// top_module
module top_module (
    clk,
    rst,
    X,
    n,
    start,
    Y,
    valid,
    ready,
    overflow,
    error
);
input clk, rst, start;
input [7:0] X;
input [2:0] n;
output valid, ready, overflow, error;
output [31:0] Y;
wire flush,load,controller_inuse;
assign error = 1'b0;
datapath dp( .clk(clk),
             .rst(rst),
             .flush(flush),
             .load(load),
             .x(X),
             .n(n), 
             .controller_inuse(controller_inuse), 
             .result(Y), 
             .valid(valid), 
             .ready(ready), 
             .ov_flag(overflow)
            );
controller ctrl( .clk(clk), 
                 .rst(rst), 
                 .start(start), 
                 .ready(ready), 
                 .error(error), 
                 .ov_flag(overflow), 
                 .flush(flush), 
                 .load(load), 
                 .controller_inuse(controller_inuse)
                );
endmodule
Size in the first run: ~5600 cells after synthesis, about 280 flip-flops, ~45000 um2 of cells after synthesis.
make LEC_CHECK=0 ABC_AREA=1 CAP_MARGIN=0 CELL_PAD_IN_SITES_DETAIL_PLACEMENT=2 CELL_PAD_IN_SITES_GLOBAL_PLACEMENT=3 CORE_MARGIN=5 CORE_UTILIZATION=59 CTS_CLUSTER_DIAMETER=303 CTS_CLUSTER_SIZE=83 GPL_ROUTABILITY_DRIVEN=0 MAX_ROUTING_LAYER=met5 MIN_ROUTING_LAYER=met2 SLEW_MARGIN=40 TNS_END_PERCENT=30 finish   # period 8.0 ns
run.sh (not shown) runs the stock make flow with config.mk's settings and CLKGATE_MAP_FILE=.
The baseline failed in global placement without I/O.
Then changed:
- ABC_AREA: 1 -> default
- CAP_MARGIN: 0 -> 20
- CELL_PAD_IN_SITES_DETAIL_PLACEMENT: 2 -> default
- CELL_PAD_IN_SITES_GLOBAL_PLACEMENT: 3 -> default
- CORE_MARGIN: 5 -> 2
- CORE_UTILIZATION: 59 -> 40
- CTS_CLUSTER_DIAMETER: 303 -> default
- CTS_CLUSTER_SIZE: 83 -> default
- GPL_ROUTABILITY_DRIVEN: 0 -> default
- MAX_ROUTING_LAYER: met5 -> default
- MIN_ROUTING_LAYER: met2 -> default
- SLEW_MARGIN: 40 -> 20
- TNS_END_PERCENT: 30 -> default
- clock period: 8.0 -> 15.0 ns (I/O delays scaled with it)
=> The new run completed with no timing, DRC or antenna violations. Die area rose by 34%. Area after synthesis fell by about 4.6%. Synthesized cell count fell by about 18%.
Then changed:
- CORE_UTILIZATION: 40 -> 45
- SETUP_SLACK_MARGIN: default -> 1.47
- clock period: 15.0 -> 7.6 ns (I/O delays scaled with it)
What happened: This time the run produced a layout that fails on setup timing. Design area rises by 25%. Sequential share of layout area falls by 3.0 points. Clock-buffer cell count falls by 3. Global-route usage rises by 5.8 points. Sequential cell count stays the same. Wire length rises by 14%. Hold slack degrades by 0.0031 ns. Cell count rises by 14%. Via count rises by about 13%.
Then changed:
- CORE_UTILIZATION: 45 -> 72
- PLACE_DENSITY_LB_ADDON: default -> 0.01
- SETUP_SLACK_MARGIN: 1.47 -> default
- clock period: 7.6 -> 11.7 ns (I/O delays scaled with it)
Outcome: The new run ran to the end with violations: setup timing. Area after synthesis does not change. Cell area goes down by about 14%. Worst setup slack improves by 3.2 ns. Sequential share of layout area rose by 1.9 points.

Setup of run a:
Starting RTL as in the previous note.
make LEC_CHECK=0 ABC_AREA=1 CAP_MARGIN=20 CORE_MARGIN=2 CORE_UTILIZATION=72 CTS_CLUSTER_DIAMETER=303 GPL_ROUTABILITY_DRIVEN=1 MIN_ROUTING_LAYER=met1 PLACE_DENSITY=0.65 SETUP_SLACK_MARGIN=0.33 SLEW_MARGIN=20 TNS_END_PERCENT=35 finish   # period 4.1 ns
Status(run a) = ERROR, stage = global routing (5_1_grt)
#### Input delta (run b over run a)
--- a/flow/config.mk
+++ b/flow/config.mk
@@ -15 +15 @@
-export PLACE_DENSITY = 0.65
+export PLACE_DENSITY_LB_ADDON = 0.16
==> flow/constraint.sdc <==
create_clock -name core_clock -period 12.2 [get_ports {clk}]
set_input_delay 2.4400 -clock core_clock [delete_from_list [all_inputs] [get_ports {clk}]]
set_output_delay 2.4400 -clock core_clock [all_outputs]
set_load 0.01 [all_outputs]
--- outcome ---
Summary of run a and run b: one run falls short of a clean finish, namely run a. The log for run a ends in global routing (5_1_grt) with error GRT-0116, so the run never completed. When run b is set beside run a, its post-cts repair resize count turns out to be 89% smaller. Run a -> run b: cell area reported after detailed placement decreased by more than 10%. Run a has higher post-placement cell count than run b. Run b: H-tree depth is 1 higher than what run a reported. Compared with run a, run b improves half-perimeter wire length after placement.

Starting RTL as in the previous note.
==> flow/config.mk <==
export PLATFORM = sky130hd
export DESIGN_NAME = top_module
export DESIGN_NICKNAME = top_module
export VERILOG_FILES = /design/flow/design.v
export SDC_FILE = /design/flow/constraint.sdc
export NUM_CORES = 4
export LEC_CHECK = 0
export ABC_AREA = 1
export CAP_MARGIN = 20
export CORE_MARGIN = 2
export CORE_UTILIZATION = 71
export CTS_CLUSTER_SIZE = 40
export PLACE_DENSITY_LB_ADDON = 0.06
export SLEW_MARGIN = 20
==> flow/constraint.sdc <==
create_clock -name core_clock -period 10.6 [get_ports {clk}]
set_input_delay 2.1200 -clock core_clock [delete_from_list [all_inputs] [get_ports {clk}]]
set_output_delay 2.1200 -clock core_clock [all_outputs]
set_load 0.01 [all_outputs]
The starting point ran to the end with violations: setup timing.
Rerun with:
- ABC_AREA: 1 -> unset
- PLACE_DENSITY_LB_ADDON: 0.06 -> unset
- clock period: 10.6 -> 11.7 ns (I/O delays scaled with it)
After rerunning: The new run finished with setup timing left; final area fell by 7.3%; non-clock buffer count fell by 236; setup slack gains 0.40 ns.
Rerun with:
- CORE_UTILIZATION: 71 -> 40
- CTS_CLUSTER_SIZE: 40 -> unset
- PLACE_DENSITY_LB_ADDON: unset -> 0.07
- SLEW_MARGIN: 20 -> 25
- clock period: 11.7 -> 15.0 ns (I/O delays scaled with it)
Result:
- Now the flow passed the timing, design-rule and antenna checks
- sequential cell count is unchanged
- setup slack gets better by 1.4 ns
- worst hold slack gets better by 0.0066 ns
Rerun with:
- CORE_UTILIZATION: 40 -> 65
- PLACE_DENSITY_LB_ADDON: 0.07 -> unset
- SLEW_MARGIN: 25 -> 20
- clock period: 15.0 -> 12.3 ns (I/O delays scaled with it)
Effect:
- The new run completed, yet does not pass: setup timing
- clock-buffer cell count goes up by 1
- synthesized cell count stays the same
- clock skew goes down by 0.026 ns
- worst setup slack got worse by 0.94 ns
- flip-flop count stays the same
- hold slack is about the same
- via count goes up by 9.2%
- routed wire length goes down by 3.7%

Starting RTL as in the previous note.
make LEC_CHECK=0 CAP_MARGIN=20 CORE_MARGIN=2 CORE_UTILIZATION=68 CTS_CLUSTER_DIAMETER=303 GPL_ROUTABILITY_DRIVEN=1 MIN_ROUTING_LAYER=met1 PLACE_DENSITY_LB_ADDON=0.0 SETUP_SLACK_MARGIN=0.33 SLEW_MARGIN=20 TNS_END_PERCENT=35 finish   # period 4.1 ns
The starting point completed, yet does not pass: setup timing.
Edit:
Settings changed: ABC_AREA set to 1, CORE_UTILIZATION 68 to 72, PLACE_DENSITY_LB_ADDON 0.0 to 0.06, SETUP_SLACK_MARGIN 0.33 to unset.
Clock period 4.1 ns to 9.67 ns, I/O delays scaled along.
The new run finished with setup timing left; via count climbs by 4.7%; routed wire length decreases by 5.4%; synthesized area rises by 4.8%.
Edit:
Settings changed: CAP_MARGIN 20 to 40, CTS_CLUSTER_SIZE set to 72, PLACE_DENSITY set to 0.4, PLACE_DENSITY_LB_ADDON 0.06 to unset, SETUP_SLACK_MARGIN set to 0.33, SLEW_MARGIN 20 to 30.
Clock period 9.67 ns to 4.1 ns, I/O delays scaled along.
Effect: This time the run aborted during global routing; synthesized area stays the same; synthesized cell count is unchanged; die area stays the same.
Edit:
Settings changed: ABC_AREA 1 to unset, CAP_MARGIN 40 to 20, CORE_UTILIZATION 72 to 40, CTS_CLUSTER_DIAMETER 303 to unset, CTS_CLUSTER_SIZE 72 to unset, GPL_ROUTABILITY_DRIVEN 1 to unset, MIN_ROUTING_LAYER met1 to unset, PLACE_DENSITY 0.4 to unset, SETUP_SLACK_MARGIN 0.33 to unset, SLEW_MARGIN 30 to 20, TNS_END_PERCENT 35 to unset.
Clock period 4.1 ns to 14.5 ns, I/O delays scaled along.
With this change the flow completed with no timing, DRC or antenna violations.
Die area climbs by 71%.
Synthesized cell count shrinks by 18%.
Synthesized area shrinks by 4.6%.
Edit:
Settings changed: CORE_UTILIZATION 40 to 55, CTS_CLUSTER_SIZE set to 29, HOLD_SLACK_MARGIN set to 0.3, SETUP_SLACK_MARGIN set to 1.47.
Clock period 14.5 ns to 7.6 ns, I/O delays scaled along.
With this change the flow reached the layout checks and failed them: setup timing; wire length increases by about a fifth; hold slack improves by 8.2 ps; sequential share of layout area decreases by 2.8 points; global-route usage increases by 11 points.

Starting RTL as in the previous note.
export LEC_CHECK = 0
export ABC_AREA = 1
export CAP_MARGIN = 25
export CELL_PAD_IN_SITES_DETAIL_PLACEMENT = 0
export CORE_ASPECT_RATIO = 0.85
export CORE_MARGIN = 4
export CORE_UTILIZATION = 40
export HOLD_SLACK_MARGIN = 0.28
export MAX_ROUTING_LAYER = met5
export SETUP_SLACK_MARGIN = 3.6
export SLEW_MARGIN = 35
export TNS_END_PERCENT = 20
create_clock -name core_clock -period 12.7 [get_ports {clk}]
The baseline passed the timing, design-rule and antenna checks.
Edit:
CAP_MARGIN = 20   (was 25)
CELL_PAD_IN_SITES_DETAIL_PLACEMENT = not set   (was 0)
CORE_ASPECT_RATIO = not set   (was 0.85)
CORE_MARGIN = 2   (was 4)
CORE_UTILIZATION = 72   (was 40)
CTS_CLUSTER_SIZE = 72   (was not set)
HOLD_SLACK_MARGIN = not set   (was 0.28)
MAX_ROUTING_LAYER = not set   (was met5)
PLACE_DENSITY_LB_ADDON = 0.01   (was not set)
SETUP_SLACK_MARGIN = not set   (was 3.6)
SLEW_MARGIN = 20   (was 35)
TNS_END_PERCENT = not set   (was 20)
clock period = 10.7 ns   (was 12.7 ns; I/O delays follow)
Outcome: This time the run completed and failed the layout checks on negative setup slack; hold slack improves by 14 ps; final area increases by 4.0%; cell count falls by about 2.2%; routed wire length rises by about 11%; utilization goes up by 40 points; register-to-register slack is worse by 1900 ps; synthesized cell count stays the same; global-route usage increases by 23 points.
Edit:
ABC_AREA = not set   (was 1)
CORE_UTILIZATION = 40   (was 72)
CTS_CLUSTER_SIZE = not set   (was 72)
PLACE_DENSITY_LB_ADDON = 0.21   (was 0.01)
SETUP_SLACK_MARGIN = -1.24   (was not set)
clock period = 15.0 ns   (was 10.7 ns; I/O delays follow)
Outcome:
- The new run produced a layout that fails on negative setup slack
- first-iteration DRC count decreases by well over a third
- final area goes down by roughly a tenth
- setup slack gets better by 900 ps
Edit:
CELL_PAD_IN_SITES_DETAIL_PLACEMENT = 0   (was not set)
CORE_ASPECT_RATIO = 0.84   (was not set)
CORE_MARGIN = 4   (was 2)
MAX_ROUTING_LAYER = met4   (was not set)
PLACE_DENSITY_LB_ADDON = not set   (was 0.21)
SETUP_SLACK_MARGIN = not set   (was -1.24)
TNS_END_PERCENT = 20   (was not set)
clock period = 12.7 ns   (was 15.0 ns; I/O delays follow)
The new run completed and failed the layout checks on negative setup slack.
Wire length is higher by 1.9%.
Register-to-register slack is worse by 1500 ps.
Via count increases by 4.0%.
Global-route usage rose by 0.46 points.
Count of clock-buffer cells in the layout fell by 1.
Worst setup slack got worse by 86 ps.
Final cell count goes up by 6.1%.
Non-clock buffer count came out higher by 364.
Sequential share of layout area fell by 0.95 points.

Setup of v35:
Starting RTL as in the previous note.
Design top_module, start of the top module:
module top_module (
    clk,
    rst,
    X,
    n,
    start,
    Y,
    valid,
    ready,
    overflow,
    error
);
input clk, rst, start;
input [7:0] X;
input [2:0] n;
output valid, ready, overflow, error;
output [31:0] Y;
wire flush,load,controller_inuse;
assign error = 1'b0;
datapath dp( .clk(clk),
             .rst(rst),
             .flush(flush),
             .load(load),
             .x(X),
             .n(n), 
             .controller_inuse(controller_inuse), 
             .result(Y), 
             .valid(valid), 
             .ready(ready), 
             .ov_flag(overflow)
            );
controller ctrl( .clk(clk), 
                 .rst(rst), 
                 .start(start), 
                 .ready(ready), 
                 .error(error), 
                 .ov_flag(overflow), 
                 .flush(flush), 
                 .load(load), 
                 .controller_inuse(controller_inuse)
                );
endmodule
export LEC_CHECK = 0
export CAP_MARGIN = 20
export CELL_PAD_IN_SITES_DETAIL_PLACEMENT = 1
export CORE_MARGIN = 2
export CORE_UTILIZATION = 40
export MAX_ROUTING_LAYER = met4
export MIN_ROUTING_LAYER = met2
export PLACE_DENSITY_LB_ADDON = 0.07
export SLEW_MARGIN = 25
create_clock -name core_clock -period 16.8 [get_ports {clk}]
Input-level comparison between v56 and v35:
Settings: SETUP_SLACK_MARGIN: unset -> -0.56; SLEW_MARGIN: 25 -> 20; CELL_PAD_IN_SITES_DETAIL_PLACEMENT: 1 -> unset; MAX_ROUTING_LAYER: met4 -> unset; PLACE_DENSITY_LB_ADDON: 0.07 -> unset; CORE_UTILIZATION: 40 -> 55; CTS_CLUSTER_SIZE: unset -> 28; MIN_ROUTING_LAYER: met2 -> unset; the clock period (ns, I/O delays scaled along): 16.8 -> 7.6.
### Flow results
- Finished, but not clean: v56, with negative setup slack.
- Compared with v35, v56 shows pin count of the biggest net entering global routing that has gone down by more than a quarter.
- Against v35 as the reference, v56 delivers a higher hold slack.
#### Input delta (v10 over v56)
Settings: a deleted SETUP_SLACK_MARGIN that had been -0.56; an added CELL_PAD_IN_SITES_DETAIL_PLACEMENT of 2; a deleted CTS_CLUSTER_SIZE that had been 28; an added PLACE_DENSITY_LB_ADDON of 0.01; a change of CORE_UTILIZATION from 55 to 40; an added MAX_ROUTING_LAYER of met4; a change of the clock period (ns, I/O delays scaled along) from 7.6 to 15.0.
==> comparison <==
v10 against v56: area overhead of the layout relative to synthesis now smaller, count of clock-buffer cells in the layout now larger.
Both conditions hold for v10: the flow ran to the end and the final layout passed the timing, design-rule and antenna checks.
Delta (v10 minus v56): routed wire length shows an increase of 16000 um; final cell count shows a reduction of 509.
What v18 does differently from v10 at the input level:
Settings: a deleted MAX_ROUTING_LAYER that had been met4; an added SETUP_SLACK_MARGIN of -0.49; a deleted CELL_PAD_IN_SITES_DETAIL_PLACEMENT that had been 2; a change of CORE_UTILIZATION from 40 to 72; an added ABC_AREA of 1; an added CTS_CLUSTER_SIZE of 72; an added HOLD_SLACK_MARGIN of 0.29; a change of the clock period (ns, I/O delays scaled along) from 15.0 to 8.08.
[summary]
Of v10 and v18, just one finished clean: v10. Synthesized cell count in v18 is 1029 above v10. Lower cell count in the Yosys report goes to v10 over v18. v18 vs v10: number of placed cells counting well taps up in v18. v18 — area fraction in xor and xnor cells 0.55 points lower, v10 as reference. The die of v18 is smaller than the one used in v10. Delta (v18 minus v10): global placer's final weighted congestion has increased; area after synthesis increased by about 5% relative to the old numbers; pre-CTS setup slack now smaller; initial core utilization +33 points.
Here is what was changed in the inputs of v22 compared with v18.
Settings: PLACE_DENSITY_LB_ADDON now 0.05, was 0.01; CTS_CLUSTER_DIAMETER now 224, previously not set; SETUP_SLACK_MARGIN no longer set, was -0.49; CTS_CLUSTER_SIZE now 37, was 72; the clock period (ns, I/O delays scaled along) now 8.18, was 8.08.
==> comparison <==
Compared with v18, v22 shows placer congestion estimate lower by 0.019. Re area figure in the yosys stat output: no difference whatsoever between v22 and v18. Re simple-gate share of the synthesized area: no difference whatsoever between v22 and v18. global routing (5_1_grt): v22 exited with error. v22 vs. v18: parity-gate share of the synthesized area counting xor and xnor cells shows no meaningful change, pre-CTS setup slack shows an increase of 0.080 ns, area after detailed placement shows no meaningful change, deepest level of the CTS H-tree shows a reduction of 1. Reported for v22 and v18, die size turned out identical to the last digit.
